==> run Y <==
// lab1
module lab1 #
(
	parameter WIDTHIN = 16,		 
	parameter WIDTHOUT = 32,	 
	parameter [WIDTHIN-1:0] A0 = 16'b01_00000000000000,  
	parameter [WIDTHIN-1:0] A1 = 16'b01_00000000000000,  
	parameter [WIDTHIN-1:0] A2 = 16'b00_10000000000000,  
	parameter [WIDTHIN-1:0] A3 = 16'b00_00101010101010,  
	parameter [WIDTHIN-1:0] A4 = 16'b00_00001010101010,  
	parameter [WIDTHIN-1:0] A5 = 16'b00_00000010001000   
)
(
	input clk,
	input reset,	
	input i_valid,
	input i_ready,
	output o_valid,
	output o_ready,
	input [WIDTHIN-1:0] i_x,
	output [WIDTHOUT-1:0] o_y
);
logic [WIDTHIN-1:0] x;	 
logic [WIDTHOUT-1:0] y_Q;	 
logic valid_Q1;		 
logic valid_Q2;		 
logic valid_Q3;
logic valid_Q4;
logic valid_Q5;
logic valid_Q6;
logic valid_Q7;
logic [WIDTHOUT-1:0] ans;	
logic enable;
logic [WIDTHOUT-1:0] m0_out;  
logic [31:0] m0_res; 
logic [WIDTHOUT-1:0] a0_out;  
logic [WIDTHOUT-1:0] m1_out;  
logic [47:0] m1_res;
logic [WIDTHOUT-1:0] a1_out;  
logic [WIDTHOUT-1:0] m2_out;  
logic [47:0] m2_res; 
logic [WIDTHOUT-1:0] a2_out;  
logic [WIDTHOUT-1:0] m3_out;  
logic [47:0] m3_res;
logic [WIDTHOUT-1:0] a3_out;  
logic [WIDTHOUT-1:0] m4_out;  
logic [47:0] m4_res;
logic [WIDTHOUT-1:0] a4_out;  
logic [WIDTHOUT-1:0] y_D;
logic [15:0] A5_reg;
logic [31:0] A4_reg;
logic [31:0] A3_reg;
logic [31:0] A2_reg;
logic [31:0] A1_reg;
logic [31:0] A0_reg;
logic [WIDTHIN-1:0] x1;
logic [WIDTHIN-1:0] x2;
logic [WIDTHIN-1:0] x3;
logic [WIDTHIN-1:0] x4;
logic [WIDTHOUT-1:0] F1;
logic [WIDTHOUT-1:0] F2;
logic [WIDTHOUT-1:0] F3;
logic [WIDTHOUT-1:0] F4;
always_comb begin
		m0_res = A5_reg * x;
		m0_out = {3'b000, m0_res [31:3]};
		a0_out = m0_out + A4_reg;
		m1_res = F4 * x4;
		m1_out = m1_res[45:14];
		a1_out = m1_out + A3_reg;
		m2_res = F3 * x3;
		m2_out = m2_res[45:14];
		a2_out = m2_out + A2_reg;
		m3_res = F2 * x2;
  ...
export LEC_CHECK = 0
export CAP_MARGIN = 5
export CORE_MARGIN = 2
export CORE_UTILIZATION = 72
export CTS_CLUSTER_SIZE = 15
export SETUP_SLACK_MARGIN = 0.94
export SLEW_MARGIN = 20
export TNS_END_PERCENT = 95
create_clock -name core_clock -period 7.11 [get_ports {clk}]
run.sh (not shown) runs the stock make flow with config.mk's settings and CLKGATE_MAP_FILE=.
==> run X (differences from run Y) <==
==> flow/config.mk (replaced) <==
export PLATFORM = sky130hd
export DESIGN_NAME = lab1
export DESIGN_NICKNAME = lab1
export VERILOG_FILES = /design/flow/design.v
export SDC_FILE = /design/flow/constraint.sdc
export NUM_CORES = 4
export LEC_CHECK = 0
export CAP_MARGIN = 20
export CORE_MARGIN = 2
export CORE_UTILIZATION = 53
export SLEW_MARGIN = 20
==> flow/constraint.sdc (replaced) <==
create_clock -name core_clock -period 7.83 [get_ports {clk}]
set_input_delay 1.5660 -clock core_clock [delete_from_list [all_inputs] [get_ports {clk}]]
set_output_delay 1.5660 -clock core_clock [all_outputs]
set_load 0.01 [all_outputs]
==> run G (differences from run Y) <==
==> flow/config.mk (replaced) <==
export PLATFORM = sky130hd
export DESIGN_NAME = lab1
export DESIGN_NICKNAME = lab1
export VERILOG_FILES = /design/flow/design.v
export SDC_FILE = /design/flow/constraint.sdc
export NUM_CORES = 4
export LEC_CHECK = 0
export CAP_MARGIN = 10
export CORE_MARGIN = 2
export CORE_UTILIZATION = 72
export CTS_CLUSTER_SIZE = 37
export SETUP_SLACK_MARGIN = 1.13
export SLEW_MARGIN = 20
==> flow/constraint.sdc (replaced) <==
create_clock -name core_clock -period 6.45 [get_ports {clk}]
set_input_delay 1.2900 -clock core_clock [delete_from_list [all_inputs] [get_ports {clk}]]
set_output_delay 1.2900 -clock core_clock [all_outputs]
set_load 0.01 [all_outputs]
==> run C (differences from run Y) <==
==> flow/config.mk (replaced) <==
export PLATFORM = sky130hd
export DESIGN_NAME = lab1
export DESIGN_NICKNAME = lab1
export VERILOG_FILES = /design/flow/design.v
export SDC_FILE = /design/flow/constraint.sdc
export NUM_CORES = 4
export LEC_CHECK = 0
export CAP_MARGIN = 20
export CELL_PAD_IN_SITES_DETAIL_PLACEMENT = 0
export CELL_PAD_IN_SITES_GLOBAL_PLACEMENT = 0
export CORE_MARGIN = 9
export CORE_UTILIZATION = 50
export CTS_CLUSTER_SIZE = 77
export GPL_ROUTABILITY_DRIVEN = 1
export GPL_TIMING_DRIVEN = 0
export MAX_ROUTING_LAYER = met5
export MIN_ROUTING_LAYER = met2
export PLACE_DENSITY = 0.48
export SLEW_MARGIN = 20
==> flow/constraint.sdc (replaced) <==
create_clock -name core_clock -period 7.94 [get_ports {clk}]
set_input_delay 1.5880 -clock core_clock [delete_from_list [all_inputs] [get_ports {clk}]]
set_output_delay 1.5880 -clock core_clock [all_outputs]
set_load 0.01 [all_outputs]
==> results <==
quantity                                                    run G        run C            run Y        run X
Share of the clock period used by the worst path           115.3%       98.08%           101.3%       96.62%
Most used routing layer in global routing                    met2         met3             met2         met2
Number of gates resized after cts                             389          238              245            0
Outcome                                           failed layout checks  no timing/DRC/antenna violations  failed layout checks  no timing/DRC/antenna violations
Violated checks                                      setup timing            -     setup timing            -
Origin of the worst setup path                             F4[11]       x4[11]           F1[19]        F1[5]
Number of warnings in the stage logs                           40           37               43           37
Floorplan die area                                     91,540 um2  141,600 um2       91,540 um2  123,900 um2
Start point of the worst hold path                           x[2]       x3[10]         valid_Q6         x[3]
Worst-skew pair later-pin latency                         0.62 ns      0.68 ns          0.65 ns      0.61 ns
Cell area reported after detailed placement            73,130 um2   66,890 um2       68,940 um2   67,900 um2
Area of all placed cells without fillers               78,820 um2   70,530 um2       75,540 um2   70,220 um2
# rows                                                        109          131              109          127
